==> flow/design.v (excerpt) <==
module lascon_top #(
    parameter int LASCON_VARIANT = 0
)(
    input  logic                                clk,
    input  logic                                rst,
    input  logic [2:0]                          mode_i,      
    input  logic [31:0]                         xof_len_i,   
    input  logic                                start_i,     
    input  logic                                abort_i,     
    output logic                                busy_o,      
    output logic                                done_o,      
    output logic                                tag_fail_o,  
    input  logic [63:0]                         s_axis_tdata,   
    input  logic [7:0]                          s_axis_tkeep,   
    input  logic [3:0]                          s_axis_tuser,   
    input  logic                                s_axis_tlast,   
    input  logic                                s_axis_tvalid,  
    output logic                                s_axis_tready,  
    output logic [63:0]                         m_axis_tdata,   
    output logic [7:0]                          m_axis_tkeep,   
    output logic [3:0]                          m_axis_tuser,   
    output logic                                m_axis_tlast,   
    output logic                                m_axis_tvalid,  
    input  logic                                m_axis_tready   
);
Settings: LEC_CHECK=0, ABC_AREA=1, CAP_MARGIN=35, CELL_PAD_IN_SITES_DETAIL_PLACEMENT=2, CORE_MARGIN=3, CORE_UTILIZATION=24, GPL_ROUTABILITY_DRIVEN=0, GPL_TIMING_DRIVEN=0, PLACE_DENSITY_LB_ADDON=0.21, SLEW_MARGIN=20; clock period 3.9 ns.
run.sh (not shown) runs the stock make flow with config.mk's settings and CLKGATE_MAP_FILE=.
The baseline failed in 5_1_grt, error GRT-0232.
==> next run, changes <==
- ABC_AREA: 1 -> unset
- CAP_MARGIN: 35 -> 20
- CELL_PAD_IN_SITES_DETAIL_PLACEMENT: 2 -> unset
- CORE_MARGIN: 3 -> 2
- CORE_UTILIZATION: 24 -> 60
- GPL_ROUTABILITY_DRIVEN: 0 -> unset
- GPL_TIMING_DRIVEN: 0 -> unset
- PLACE_DENSITY_LB_ADDON: 0.21 -> unset
- clock period: 3.9 -> 3.79 ns (I/O delays scaled with it)
=> The changed run aborted during 5_1_grt, error GRT-0116. Die size goes down by well over a third. Synthesized cell count decreases by about a fifth. Synthesized area stays flat.
==> next run, changes <==
- CORE_UTILIZATION: 60 -> 16
- SETUP_SLACK_MARGIN: unset -> 0.3
- clock period: 3.79 -> 6.76 ns (I/O delays scaled with it)
- This time the run finished clean
- die size went up to 3.7 times its value
- synthesized area is unchanged
- synthesized cell count stays the same
==> next run, changes <==
- CORE_UTILIZATION: 16 -> 68
- CTS_CLUSTER_DIAMETER: unset -> 352
- CTS_CLUSTER_SIZE: unset -> 35
- clock period: 6.76 -> 5.51 ns (I/O delays scaled with it)
Result: The new run never finished: it broke off in 5_1_grt; area after synthesis stays the same; die area goes down by 76%; synthesized cell count is unchanged.

========
Setup of before:
lascon_top again, from the RTL that the note above started with.
export LEC_CHECK = 0
export ABC_AREA = 1
export CAP_MARGIN = 20
export CORE_MARGIN = 2
export CORE_UTILIZATION = 67
export CTS_CLUSTER_DIAMETER = 373
export CTS_CLUSTER_SIZE = 94
export PLACE_DENSITY = 0.36
export SETUP_SLACK_MARGIN = 0.3
export SLEW_MARGIN = 20
create_clock -name core_clock -period 3.83 [get_ports {clk}]
Tool error GRT-0116 stopped before during 5_1_grt; no final results.
Input changes introduced in after (baseline for comparison: before):
- clearing PLACE_DENSITY, which used to be 0.36
- clearing ABC_AREA, which used to be 1
- swapping 67 for 57 in CORE_UTILIZATION
- clearing CTS_CLUSTER_DIAMETER, which used to be 373
- clearing CTS_CLUSTER_SIZE, which used to be 94
- swapping 3.83 for 4.49 in the clock period (ns, I/O delays scaled along)
### Flow results
FAIL after @ 5_1_grt: tool exited with error
Changes observed in after relative to before: total clock buffers created by CTS climbed 59, cell count after synthesis dropped 1436.
Status: number of sinks on the clock net parity (before, after)

========
Starting RTL as in the previous note.
// lascon_top
module lascon_top #(
    parameter int LASCON_VARIANT = 0
)(
    input  logic                                clk,
    input  logic                                rst,
    input  logic [2:0]                          mode_i,      
    input  logic [31:0]                         xof_len_i,   
    input  logic                                start_i,     
    input  logic                                abort_i,     
    output logic                                busy_o,      
    output logic                                done_o,      
    output logic                                tag_fail_o,  
    input  logic [63:0]                         s_axis_tdata,   
    input  logic [7:0]                          s_axis_tkeep,   
    input  logic [3:0]                          s_axis_tuser,   
    input  logic                                s_axis_tlast,   
    input  logic                                s_axis_tvalid,  
    output logic                                s_axis_tready,  
    output logic [63:0]                         m_axis_tdata,   
    output logic [7:0]                          m_axis_tkeep,   
    output logic [3:0]                          m_axis_tuser,   
    output logic                                m_axis_tlast,   
    output logic                                m_axis_tvalid,  
    input  logic                                m_axis_tready   
);
Settings: LEC_CHECK=0, CAP_MARGIN=20, CORE_MARGIN=2, CORE_UTILIZATION=59, SLEW_MARGIN=20; clock period 3.78 ns.
The first run died in global routing (5_1_grt), error GRT-0116.
==> next run, changes <==
Settings changed: CORE_UTILIZATION 59 to 54, SETUP_SLACK_MARGIN from default to -0.41.
Clock period 3.78 ns to 4.89 ns, I/O delays scaled along.
With this change the flow finished but failed the layout checks on setup timing.
Synthesized area stays the same.
Synthesized cell count does not change.
Die size is higher by roughly a tenth.
